==> run H <==
// bolt_exec
module bolt_exec(
    input logic clk,
    input logic rst,  
    input logic [31:0] instr,  
    input logic [31:0] rs1,  
    input logic [31:0] rs2,  
    input logic [31:0] pc,  
    output logic [31:0] result,  
    output logic [31:0] next_pc,  
    output logic branch,  
    output logic reg_wr,  
    output logic mem_wr,  
    output logic mem_rd  
);
Settings: LEC_CHECK=0, CAP_MARGIN=20, CELL_PAD_IN_SITES_DETAIL_PLACEMENT=2, CORE_MARGIN=2, CORE_UTILIZATION=28, CTS_CLUSTER_SIZE=53, HOLD_SLACK_MARGIN=0.19, MAX_ROUTING_LAYER=met4, MIN_ROUTING_LAYER=met2, PLACE_DENSITY_LB_ADDON=0.13, SETUP_SLACK_MARGIN=0.5, SLEW_MARGIN=0; clock period 3.64 ns.
run.sh (not shown) runs the stock make flow with config.mk's settings and CLKGATE_MAP_FILE=.
==> inputs of run R, as changes to run H <==
==> flow/config.mk (replaced) <==
export PLATFORM = sky130hd
export DESIGN_NAME = bolt_exec
export DESIGN_NICKNAME = bolt_exec
export VERILOG_FILES = /design/flow/design.v
export SDC_FILE = /design/flow/constraint.sdc
export NUM_CORES = 4
export LEC_CHECK = 0
export CAP_MARGIN = 20
export CORE_ASPECT_RATIO = 0.5
export CORE_MARGIN = 9
export CORE_UTILIZATION = 28
export PLACE_DENSITY = 0.42
export SETUP_SLACK_MARGIN = 0.5
export SLEW_MARGIN = 20
==> flow/constraint.sdc (replaced) <==
create_clock -name core_clock -period 6.5 [get_ports {clk}]
set_input_delay 1.3000 -clock core_clock [delete_from_list [all_inputs] [get_ports {clk}]]
set_output_delay 1.3000 -clock core_clock [all_outputs]
set_load 0.01 [all_outputs]
==> inputs of run P, as changes to run H <==
==> flow/config.mk (replaced) <==
export PLATFORM = sky130hd
export DESIGN_NAME = bolt_exec
export DESIGN_NICKNAME = bolt_exec
export VERILOG_FILES = /design/flow/design.v
export SDC_FILE = /design/flow/constraint.sdc
export NUM_CORES = 4
export LEC_CHECK = 0
export CAP_MARGIN = 20
export CORE_MARGIN = 2
export CORE_UTILIZATION = 50
export SETUP_SLACK_MARGIN = 0.5
export SLEW_MARGIN = 20
==> flow/constraint.sdc (replaced) <==
create_clock -name core_clock -period 5.64 [get_ports {clk}]
set_input_delay 1.1280 -clock core_clock [delete_from_list [all_inputs] [get_ports {clk}]]
set_output_delay 1.1280 -clock core_clock [all_outputs]
set_load 0.01 [all_outputs]
==> inputs of run Y, as changes to run H <==
==> flow/config.mk (replaced) <==
export PLATFORM = sky130hd
export DESIGN_NAME = bolt_exec
export DESIGN_NICKNAME = bolt_exec
export VERILOG_FILES = /design/flow/design.v
export SDC_FILE = /design/flow/constraint.sdc
export NUM_CORES = 4
export LEC_CHECK = 0
export ABC_AREA = 1
export CAP_MARGIN = 20
export CORE_MARGIN = 2
export CORE_UTILIZATION = 72
export CTS_CLUSTER_SIZE = 100
export SETUP_SLACK_MARGIN = 0.5
export SLEW_MARGIN = 20
export TNS_END_PERCENT = 10
==> flow/constraint.sdc (replaced) <==
create_clock -name core_clock -period 3.78 [get_ports {clk}]
set_input_delay 0.7560 -clock core_clock [delete_from_list [all_inputs] [get_ports {clk}]]
set_output_delay 0.7560 -clock core_clock [all_outputs]
set_load 0.01 [all_outputs]
==> comparison table <==
Simple share: run R 24.6%; run P 24.6%; run Y 44.0%; run H 24.6%
Inst Count DP: run R 5,624; run P 5,320; run Y -; run H 6,663
Share of the synthesized netlist area taken by xor and xnor gates: run R 4.09%; run P 4.09%; run Y 4.31%; run H 4.09%
Area figure in the yosys stat output: run R 0.0253 sq mm; run P 0.0253 sq mm; run Y 0.0244 sq mm; run H 0.0253 sq mm
Die Size: run R 0.102 sq mm; run P 0.0524 sq mm; run Y 0.0354 sq mm; run H 0.0927 sq mm
Core footprint: run R 0.0889 sq mm; run P 0.0501 sq mm; run Y 0.0334 sq mm; run H 0.0897 sq mm
Net count of the mapped netlist: run R 4,212; run P 4,212; run Y 5,055; run H 4,212
Core utilization before placement: run R 28.4%; run P 50.5%; run Y 72.9%; run H 28.2%
MUX area fraction: run R 4.54%; run P 4.54%; run Y 0%; run H 4.54%
Most used standard cell by instance count after synthesis: run R sky130_fd_sc_hd__a21oi_1; run P sky130_fd_sc_hd__a21oi_1; run Y sky130_fd_sc_hd__nand2_1; run H sky130_fd_sc_hd__a21oi_1
Area of the mapped netlist: run R 0.0253 sq mm; run P 0.0253 sq mm; run Y 0.0244 sq mm; run H 0.0253 sq mm
Hold-fix buffer count after cts: run R 0; run P 0; run Y -; run H -
Average footprint of a synthesized cell: run R 6.59 sq um; run P 6.59 sq um; run Y 5.21 sq um; run H 6.59 sq um
Result of the run: run R complete, no violations; run P stopped before the end; run Y stopped before the end; run H stopped before the end
Stage where the flow stopped: run R -; run P 5_1_grt; run Y 3_5_place_dp; run H 4_1_cts
Number of buffers inserted to repair setup after CTS: run R 1; run P 26; run Y -; run H -
Num CTS Buffers: run R 9; run P 9; run Y -; run H -
Overall die height: run R 230 microns; run P 229 microns; run Y 188 microns; run H 304 microns
Synthesized netlist cell count: run R 3,835; run P 3,835; run Y 4,678; run H 3,835
Die width: run R 443 microns; run P 229 microns; run Y 188 microns; run H 304 microns
Post-Place Worst Slack: run R -0.530 ns; run P -0.710 ns; run Y -; run H -2.93 ns
Cell Rows: run R 77; run P 82; run Y 67; run H 110

* * *

==> inputs of run a <==
Starting RTL as in the previous note.
## bolt_exec
module bolt_exec(
    input logic clk,
    input logic rst,  
    input logic [31:0] instr,  
    input logic [31:0] rs1,  
    input logic [31:0] rs2,  
    input logic [31:0] pc,  
    output logic [31:0] result,  
    output logic [31:0] next_pc,  
    output logic branch,  
    output logic reg_wr,  
    output logic mem_wr,  
    output logic mem_rd  
);
clock: 6.54 ns
lec_check: 0
abc_area: 1
cap_margin: 40
cell_pad_in_sites_global_placement: 2
core_margin: 8
core_utilization: 60
cts_cluster_diameter: 185
cts_cluster_size: 22
gpl_timing_driven: 0
min_routing_layer: met2
setup_slack_margin: 0.5
slew_margin: 20
tns_end_percent: 60
==> run b: changes against run a <==
ABC_AREA = not set   (was 1)
CAP_MARGIN = 20   (was 40)
CELL_PAD_IN_SITES_GLOBAL_PLACEMENT = not set   (was 2)
CORE_MARGIN = 2   (was 8)
CORE_UTILIZATION = 52   (was 60)
CTS_CLUSTER_DIAMETER = not set   (was 185)
CTS_CLUSTER_SIZE = not set   (was 22)
GPL_TIMING_DRIVEN = not set   (was 0)
MIN_ROUTING_LAYER = not set   (was met2)
TNS_END_PERCENT = not set   (was 60)
==> flow/constraint.sdc (replaced) <==
create_clock -name core_clock -period 6.72 [get_ports {clk}]
set_input_delay 1.3440 -clock core_clock [delete_from_list [all_inputs] [get_ports {clk}]]
set_output_delay 1.3440 -clock core_clock [all_outputs]
set_load 0.01 [all_outputs]
==> notes <==
- Run b failed in 5_1_grt, error GRT-0116. Run a died in 3_1_place_gp_skip_io.
- Of run b and run a, run a has the higher synthesized cell count (gap 18%, measured against run a).
- Die area: run b is higher than run a (about 6.4%).
- Of run b and run a, run b has the higher synthesized area (gap about 3.6%, measured against run a).
==> figures <==
Post-synth top area share: run a 0.245; run b 0.120
Synthesized-area fraction occupied by xor and xnor cells: run a 0.0431; run b 0.0409
Number of core rows: run a 74; run b 80
Basic-gate share of the synthesized area counting and, or, nand and nor cells: run a 0.440; run b 0.246
Cell area after synthesis: run a 24400 sq um; run b 25300 sq um
Total cell area reported by yosys after synthesis: run a 24400 sq um; run b 25300 sq um
Result of the run: run a stopped before the end; run b stopped before the end
Last stage reached: run a 3_1_place_gp_skip_io; run b 5_1_grt
Chip Area: run a 47400 sq um; run b 50400 sq um
# Cells Yosys: run a 4678; run b 3835
Synth top cell by count: run a sky130_fd_sc_hd__nand2_1; run b sky130_fd_sc_hd__a21oi_1
Gate Count Post-Synth: run a 4678; run b 3835

* * *

==> inputs of willow <==
==> flow/design.v <==
module control(
    input logic [6:0]op_cc, 
    input logic [2:0]fun3_c, 
    input logic [6:0]fun7_c, 
    input logic calu_br, 
    output logic cmem_wr, 
    output logic cbr, 
    output logic cmem_rd, 
    output logic creg_wr, 
    output logic cmem_reg, 
    output logic [5:0] calu_op, 
    output logic [2:0] cop_a, 
    output logic cop_b, 
    output logic i_type,  
    output logic r_type,
    output logic s_type,
    output logic sb_type,
    output logic u_type,
    output logic uj_type
);
    localparam  
                R_TYPE = 7'b0110011 , 
                R_TYPEW = 7'b0111011 , 
                I_TYPEL = 7'b0000011 , 
                I_TYPE = 7'b0010011 , 
                I_TYPEW = 7'b0011011 , 
                I_TYPEJ = 7'b1100111 , 
                I_TYPEE = 7'b1100111 , 
                S_TYPE = 7'b0100011 , 
                SB_TYPE = 7'b1100011 , 
                U_TYPE = 7'b0010111 , 
                UJ_TYPE = 7'b1101111 ; 
    assign creg_wr = ( (op_cc == R_TYPE) | (op_cc == R_TYPEW) | (op_cc == I_TYPE) | (op_cc == I_TYPEW)
                        | (op_cc == I_TYPEJ) | (op_cc == I_TYPEL) | (op_cc == U_TYPE) | (op_cc == UJ_TYPE)
                        | (op_cc == 7'h37)  
                      ) ? 1'b1 : 1'b0 ;
    assign cop_a = ( (op_cc == R_TYPE) | (op_cc == R_TYPEW) | (op_cc == I_TYPE) | (op_cc == I_TYPEW) | (op_cc == I_TYPEJ)
                        | (op_cc == I_TYPEL) | (op_cc == SB_TYPE)
                    ) ? 1'b1 : 1'b0 ;
    assign cop_b = ( (op_cc == R_TYPE) | (op_cc == R_TYPEW) | (op_cc == SB_TYPE) | (op_cc == S_TYPE)
                    ) ? 1'b1 : 1'b0 ;
    assign cmem_wr = (op_cc == S_TYPE) ? 1'b1 : 1'b0 ;
    assign cmem_rd = (op_cc == I_TYPEL) ? 1'b1 : 1'b0 ;
    assign cmem_reg = (op_cc == I_TYPEL) ? 1'b1 : 1'b0 ;
    assign cbr = (op_cc == SB_TYPE) && (calu_br == 1'b1) ? 1'b1 : 1'b0 ;
    assign i_type = ( (op_cc == I_TYPE) | (op_cc == I_TYPEE) | (op_cc == I_TYPEJ) | (op_cc == I_TYPEL)
                     | (op_cc == I_TYPEW) ) ? 1'b1 : 1'b0 ; 
    assign r_type = ( (op_cc == R_TYPE) | (op_cc == R_TYPEW) ) ? 1'b1 : 1'b0 ;
    assign s_type = (op_cc == S_TYPE) ? 1'b1 : 1'b0 ;
    assign sb_type = (op_cc == SB_TYPE) ? 1'b1 : 1'b0 ;
    assign u_type = (op_cc == U_TYPE) ? 1'b1 : 1'b0 ;
    assign uj_type = (op_cc == UJ_TYPE) ? 1'b1 : 1'b0 ;
    assign calu_op =   ((op_cc == 7'h03) && (fun3_c == 3'h0)) ? 6'd1 :  
                       ((op_cc == 7'h03) && (fun3_c == 3'h1)) ? 6'd2 :   
                       ((op_cc == 7'h03) && (fun3_c == 3'h2)) ? 6'd3 :   
                       ((op_cc == 7'h03) && (fun3_c == 3'h3)) ? 6'd4 :   
                       ((op_cc == 7'h03) && (fun3_c == 3'h4)) ? 6'd5 :   
                       ((op_cc == 7'h03) && (fun3_c == 3'h5)) ? 6'd6 :   
                       ((op_cc == 7'h03) && (fun3_c == 3'h6)) ? 6'd7 :   
                       ((op_cc == 7'h13) && (fun3_c == 3'h0)) ? 6'd8 :   
                       ((op_cc == 7'h13) && (fun3_c == 3'h1) && (fun7_c == 7'h0)) ? 6'd9 :   
                       ((op_cc == 7'h13) && (fun3_c == 3'h2)) ? 6'd10 :   
                       ((op_cc == 7'h13) && (fun3_c == 3'h3)) ? 6'd11 :   
                       ((op_cc == 7'h13) && (fun3_c == 3'h4)) ? 6'd12 :   
                       ((op_cc == 7'h13) && (fun3_c == 3'h5) && (fun7_c == 7'h00)) ? 6'd13 :   
                       ((op_cc == 7'h13) && (fun3_c == 3'h5) && (fun7_c == 7'h20)) ? 6'd14 :   
                       ((op_cc == 7'h13) && (fun3_c == 3'h6)) ? 6'd15 :   
                       ((op_cc == 7'h13) && (fun3_c == 3'h7)) ? 6'd16 :   
                       ((op_cc == 7'h17)) ? 6'd17 :   
                       ((op_cc == 7'h23) && (fun3_c == 3'h0)) ? 6'd18 :   
                       ((op_cc == 7'h23) && (fun3_c == 3'h1)) ? 6'd19 :   
                       ((op_cc == 7'h23) && (fun3_c == 3'h2)) ? 6'd20 :   
                       ((op_cc == 7'h23) && (fun3_c == 3'h3)) ? 6'd21 :   
                       ((op_cc == 7'h33) && (fun3_c == 3'h0) && (fun7_c == 7'h00)) ? 6'd22 :   
                       ((op_cc == 7'h33) && (fun3_c == 3'h0) && (fun7_c == 7'h20)) ? 6'd23 :   
                       ((op_cc == 7'h33) && (fun3_c == 3'h1) && (fun7_c == 7'h00)) ? 6'd24 :   
                       ((op_cc == 7'h33) && (fun3_c == 3'h2) && (fun7_c == 7'h00)) ? 6'd25 :   
                       ((op_cc == 7'h33) && (fun3_c == 3'h3) && (fun7_c == 7'h00)) ? 6'd26 :   
                       ((op_cc == 7'h33) && (fun3_c == 3'h4) && (fun7_c == 7'h00)) ? 6'd27 :   
                       ((op_cc == 7'h33) && (fun3_c == 3'h5) && (fun7_c == 7'h00)) ? 6'd28 :   
                       ((op_cc == 7'h33) && (fun3_c == 3'h5) && (fun7_c == 7'h20)) ? 6'd29 :   
                       ((op_cc == 7'h33) && (fun3_c == 3'h6) && (fun7_c == 7'h00)) ? 6'd30 :   
                       ((op_cc == 7'h33) && (fun3_c == 3'h7) && (fun7_c == 7'h00)) ? 6'd31 :   
                       ((op_cc == 7'h37)) ? 6'd32 :   
                       ((op_cc == 7'h63) && (fun3_c == 3'h0)) ? 6'd33 :   
                       ((op_cc == 7'h63) && (fun3_c == 3'h1)) ? 6'd34 :   
                       ((op_cc == 7'h63) && (fun3_c == 3'h4)) ? 6'd35 :   
                       ((op_cc == 7'h63) && (fun3_c == 3'h5)) ? 6'd36 :   
                       ((op_cc == 7'h63) && (fun3_c == 3'h6)) ? 6'd37 :   
                       ((op_cc == 7'h63) && (fun3_c == 3'h7)) ? 6'd38 :   
                       ((op_cc == 7'h67) && (fun3_c == 3'h0)) ? 6'd39 :   
                       ((op_cc == 7'h6F)) ? 6'd40 : 6'd0 ;  
endmodule
module imm_gen(
        input logic [31:0] instr,  
        output logic [31:0] imm  
    );
    always_comb begin
        imm = 32'd0;
        if (instr[6:0] == 7'h03 || instr[6:0] == 7'h13 || instr[6:0] == 7'h1B || instr[6:0] == 7'h67 || instr[6:0] == 7'h73)begin  
            imm = {{20{instr[31]}}, {instr [31:20]}};
        end
        else if (instr[6:0] == 7'h23)begin  
            imm = { {20{instr[31]}}, {instr [31:25],instr [11:7]}};
        end
        else if (instr[6:0] == 7'h63)begin  
            imm = { {19{instr[31]}},instr[31],instr[7],instr [30:25] ,instr[11:8],1'b0 };
        end
        else if (instr[6:0] == 7'h17 || instr[6:0] == 7'h37)begin  
            imm = {instr[31:12],12'b0};
        end
        else if (instr[6:0] == 7'h6F)begin  
            imm = { {11{instr[31]}}, instr[31], instr[19:12], instr[20], instr[30:21], 1'b0};
        end
    end
endmodule
module alu(
    input logic clk,
    input logic rst,  
    input logic [31:0] aop_a,
    input logic [31:0] aop_b,
    input logic [31:0] aimm,
    input logic [5:0] alu_op,
    input logic [31:0] apc,
    output logic cond,  
    output logic branch,
    output logic [31:0] result
);
always_comb begin
    cond = 1'b0;
    if (alu_op ==  6'd33)begin  
        if (aop_a == aop_b)begin
            cond = 1'b1;
        end 
    end
    if (alu_op ==  6'd34)begin  
        if (aop_a != aop_b)begin
            cond = 1'b1;
        end 
    end
    if (alu_op == 6'd35)begin  
        if ($signed(aop_a) < $signed(aop_b))begin
            cond = 1'b1;
        end 
    end
    if (alu_op == 6'd36)begin  
        if ($signed(aop_a) >= $signed(aop_b))begin
            cond = 1'b1;
        end     
    end
    if ($unsigned(alu_op) == $unsigned(6'd37))begin  
        if (aop_a < aop_b)begin
            cond = 1'b1;
        end 
    end
    if ($unsigned(alu_op) ==  $unsigned(6'd38))begin  
        if (aop_a >= aop_b)begin
            cond = 1'b1;
        end 
    end
end
always_ff @(posedge clk) begin
    if (rst == 1'b1)begin
        result <= 32'd0;
        branch <= 1'b0;
    end
    else begin
    branch <= cond;
    if (alu_op ==  6'd1)begin  
        result <= aop_a + aimm;
    end
    if (alu_op ==  6'd2)begin  
        result <= aop_a + aimm;
    end
    if (alu_op ==  6'd3)begin  
        result <= aop_a + aimm;
    end
    if (alu_op ==  6'd4)begin  
        result <= aop_a + aimm;
    end
    if (alu_op ==  6'd5)begin  
        result <= aop_a + aimm;
    end
    if (alu_op ==  6'd6)begin  
        result <= aop_a + aimm;
    end
    if (alu_op ==  6'd7)begin  
        result <= aop_a + aimm;
    end
    if (alu_op ==  6'd8)begin  
        result <= aop_a + aimm;
    end
    if (alu_op ==  6'd9)begin  
        result <= aop_a << aimm[4:0];
    end
    if (alu_op ==  6'd10)begin  
        result <= $signed(aop_a) < $signed(aimm) ? 32'd1 : 32'd0;
    end
    if ($unsigned(alu_op) == $unsigned(6'd11))begin  
        result <= aop_a < aimm ? 32'd1 : 32'd0;
    end
    if (alu_op ==  6'd12)begin  
        result <= aop_a ^ aimm;
    end
    if (alu_op ==  6'd13)begin  
        result <= aop_a >> aimm[4:0];
    end
    if (alu_op ==  6'd14)begin  
        result <= $signed(aop_a) >>> aimm[4:0];
    end
    if (alu_op ==  6'd15)begin  
        result <= aop_a | aimm;
    end
    if (alu_op ==  6'd16)begin  
        result <= aop_a & aimm;
    end
    if (alu_op ==  6'd17)begin  
        result <= apc + aimm;
    end
    if (alu_op ==  6'd18)begin  
        result <= aop_a + aimm;
    end
    if (alu_op ==  6'd19)begin  
        result <= aop_a + aimm;
    end
    if (alu_op ==  6'd20)begin  
        result <= aop_a + aimm;
    end
    if (alu_op ==  6'd21)begin  
        result <= aop_a + aimm;
    end
    if (alu_op ==  6'd22)begin  
        result <= aop_a + aop_b;
    end
    if (alu_op ==  6'd23)begin  
        result <= aop_a - aop_b;
    end
    if (alu_op ==  6'd24)begin  
        result <= aop_a << aop_b[4:0];
    end
    if (alu_op ==  6'd25)begin  
        result <= $signed(aop_a) < $signed(aop_b) ? 32'd1 : 32'd0;
    end
    if ($unsigned(alu_op) ==  $unsigned(6'd26))begin  
        result <= aop_a < aop_b ? 32'd1 : 32'd0;
    end
    if (alu_op ==  6'd27)begin  
        result <= aop_a ^ aop_b;
    end
    if (alu_op ==  6'd28)begin  
        result <= aop_a >> aop_b[4:0];
    end
    if (alu_op ==  6'd29)begin  
        result <= $signed(aop_a) >>> aop_b[4:0];
    end
    if (alu_op ==  6'd30)begin  
        result <= aop_a | aop_b;
    end
    if (alu_op ==  6'd31)begin  
        result <= aop_a & aop_b;
    end
    if (alu_op ==  6'd32)begin  
        result <= aimm;
    end
    if (alu_op ==  6'd39)begin  
        result <= apc + 32'd4;
    end
    if (alu_op ==  6'd40)begin  
        result <= apc + 32'd4;
    end
    end
end
endmodule
module ifu(
    input logic ibranch,  
    input logic i_typej,  
    input logic sb_type,  
    input logic uj_type,  
    input logic [31:0] iop_a,  
    input logic [31:0] imm,
    input logic [31:0] pci,  
    input logic clk, 
    input logic rst,  
    output logic [31:0] pc  
);
always_ff @(posedge clk) begin
    if (rst == 1'b1)begin
    pc <= 32'd0;
    end
    else if (sb_type == 1'b1 && ibranch == 1'b1)begin  
    pc <= pci + imm;
    end
    else if (i_typej == 1'b1)begin  
    pc <= (iop_a + imm) & 32'hFFFF_FFFE;
    end
    else if (uj_type == 1'b1)begin  
    pc <= pci + imm;
    end
    else begin
        pc <= pci + 32'd4;
    end
end
endmodule
module bolt_exec(
    input logic clk,
    input logic rst,  
    input logic [31:0] instr,  
    input logic [31:0] rs1,  
    input logic [31:0] rs2,  
    input logic [31:0] pc,  
    output logic [31:0] result,  
    output logic [31:0] next_pc,  
    output logic branch,  
    output logic reg_wr,  
    output logic mem_wr,  
    output logic mem_rd  
);
    logic cmem_wr, cbr, cmem_rd, creg_wr, cmem_reg, cop_b;
    logic [2:0] cop_a;
    logic [5:0] calu_op;
    logic i_type, r_type, s_type, sb_type, u_type, uj_type;
    logic [31:0] imm;
    logic cond;
    control u_control (
        .op_cc(instr[6:0]), .fun3_c(instr[14:12]), .fun7_c(instr[31:25]), .calu_br(cond),
        .cmem_wr(cmem_wr), .cbr(cbr), .cmem_rd(cmem_rd), .creg_wr(creg_wr), .cmem_reg(cmem_reg),
        .calu_op(calu_op), .cop_a(cop_a), .cop_b(cop_b),
        .i_type(i_type), .r_type(r_type), .s_type(s_type), .sb_type(sb_type), .u_type(u_type),
        .uj_type(uj_type)
    );
    imm_gen u_imm_gen (.instr(instr), .imm(imm));
    alu u_alu (
        .clk(clk), .rst(rst), .aop_a(rs1), .aop_b(rs2), .aimm(imm), .alu_op(calu_op), .apc(pc),
        .cond(cond), .branch(branch), .result(result)
    );
    ifu u_ifu (
        .ibranch(cbr), .i_typej(calu_op == 6'd39), .sb_type(sb_type), .uj_type(calu_op == 6'd40),
        .iop_a(rs1), .imm(imm), .pci(pc), .clk(clk), .rst(rst), .pc(next_pc)
    );
    always_ff @(posedge clk) begin
        if (rst == 1'b1)begin
            reg_wr <= 1'b0;
            mem_wr <= 1'b0;
            mem_rd <= 1'b0;
        end
        else begin
            reg_wr <= creg_wr;
            mem_wr <= cmem_wr;
            mem_rd <= cmem_rd;
        end
    end
endmodule
==> flow/run.sh <==
#!/bin/bash
# the make line also repeats each setting of config.mk as NAME=value (left out here)
make -C /OpenROAD-flow-scripts/flow DESIGN_CONFIG=/design/flow/config.mk WORK_HOME=/design/flow/orfs CLKGATE_MAP_FILE= finish
==> flow/config.mk <==
export PLATFORM = sky130hd
export DESIGN_NAME = bolt_exec
export DESIGN_NICKNAME = bolt_exec
export VERILOG_FILES = /design/flow/design.v
export SDC_FILE = /design/flow/constraint.sdc
export NUM_CORES = 4
export LEC_CHECK = 0
export CAP_MARGIN = 40
export CORE_MARGIN = 2
export CORE_UTILIZATION = 72
export CTS_CLUSTER_SIZE = 25
export PLACE_DENSITY_LB_ADDON = 0.01
export SETUP_SLACK_MARGIN = 0.73
export SLEW_MARGIN = 20
==> flow/constraint.sdc <==
create_clock -name core_clock -period 2.52 [get_ports {clk}]
set_input_delay 0.5040 -clock core_clock [delete_from_list [all_inputs] [get_ports {clk}]]
set_output_delay 0.5040 -clock core_clock [all_outputs]
set_load 0.01 [all_outputs]
==> fjord: changes against willow <==
==> flow/config.mk (replaced) <==
export PLATFORM = sky130hd
export DESIGN_NAME = bolt_exec
export DESIGN_NICKNAME = bolt_exec
export VERILOG_FILES = /design/flow/design.v
export SDC_FILE = /design/flow/constraint.sdc
export NUM_CORES = 4
export LEC_CHECK = 0
export CAP_MARGIN = 20
export CORE_MARGIN = 2
export CORE_UTILIZATION = 40
export SETUP_SLACK_MARGIN = -0.46
export SLEW_MARGIN = 20
==> flow/constraint.sdc (replaced) <==
create_clock -name core_clock -period 4.5 [get_ports {clk}]
set_input_delay 0.9000 -clock core_clock [delete_from_list [all_inputs] [get_ports {clk}]]
set_output_delay 0.9000 -clock core_clock [all_outputs]
set_load 0.01 [all_outputs]
==> results <==
| metric | willow | fjord |
|---|---|---|
| Status | stopped before the end | complete, but fails checks |
| Last stage reached | detailed placement (3_5_place_dp) | - |
| Layout check failures | - | setup timing |
| Number of core rows | 68 | 92 |
| Die Y | 191 µm | 255 µm |
| Yosys stat cell total | 3,835 | 3,835 |
| Adder-cell share of the synthesized area | 12.3% | 12.3% |
| Syn Nets | 4,212 | 4,212 |
| Mux cell area share | 4.54% | 4.54% |
| Number of buffer cells added on primary ports | 197 | 197 |
| Floorplan core area | 34,500 µm² | 62,700 µm² |
| I/O pin cnt | 198 | 198 |
| Fraction of the core area occupied by cells at floorplan | 73.2% | 40.3% |
| GP Congestion | 1.69 | 1.27 |
| Total Die Area | 36,600 µm² | 65,200 µm² |
| X dimension of the die | 191 µm | 255 µm |
| Most repeated cell in the gate-level netlist after synthesis | sky130_fd_sc_hd__a21oi_1 | sky130_fd_sc_hd__a21oi_1 |
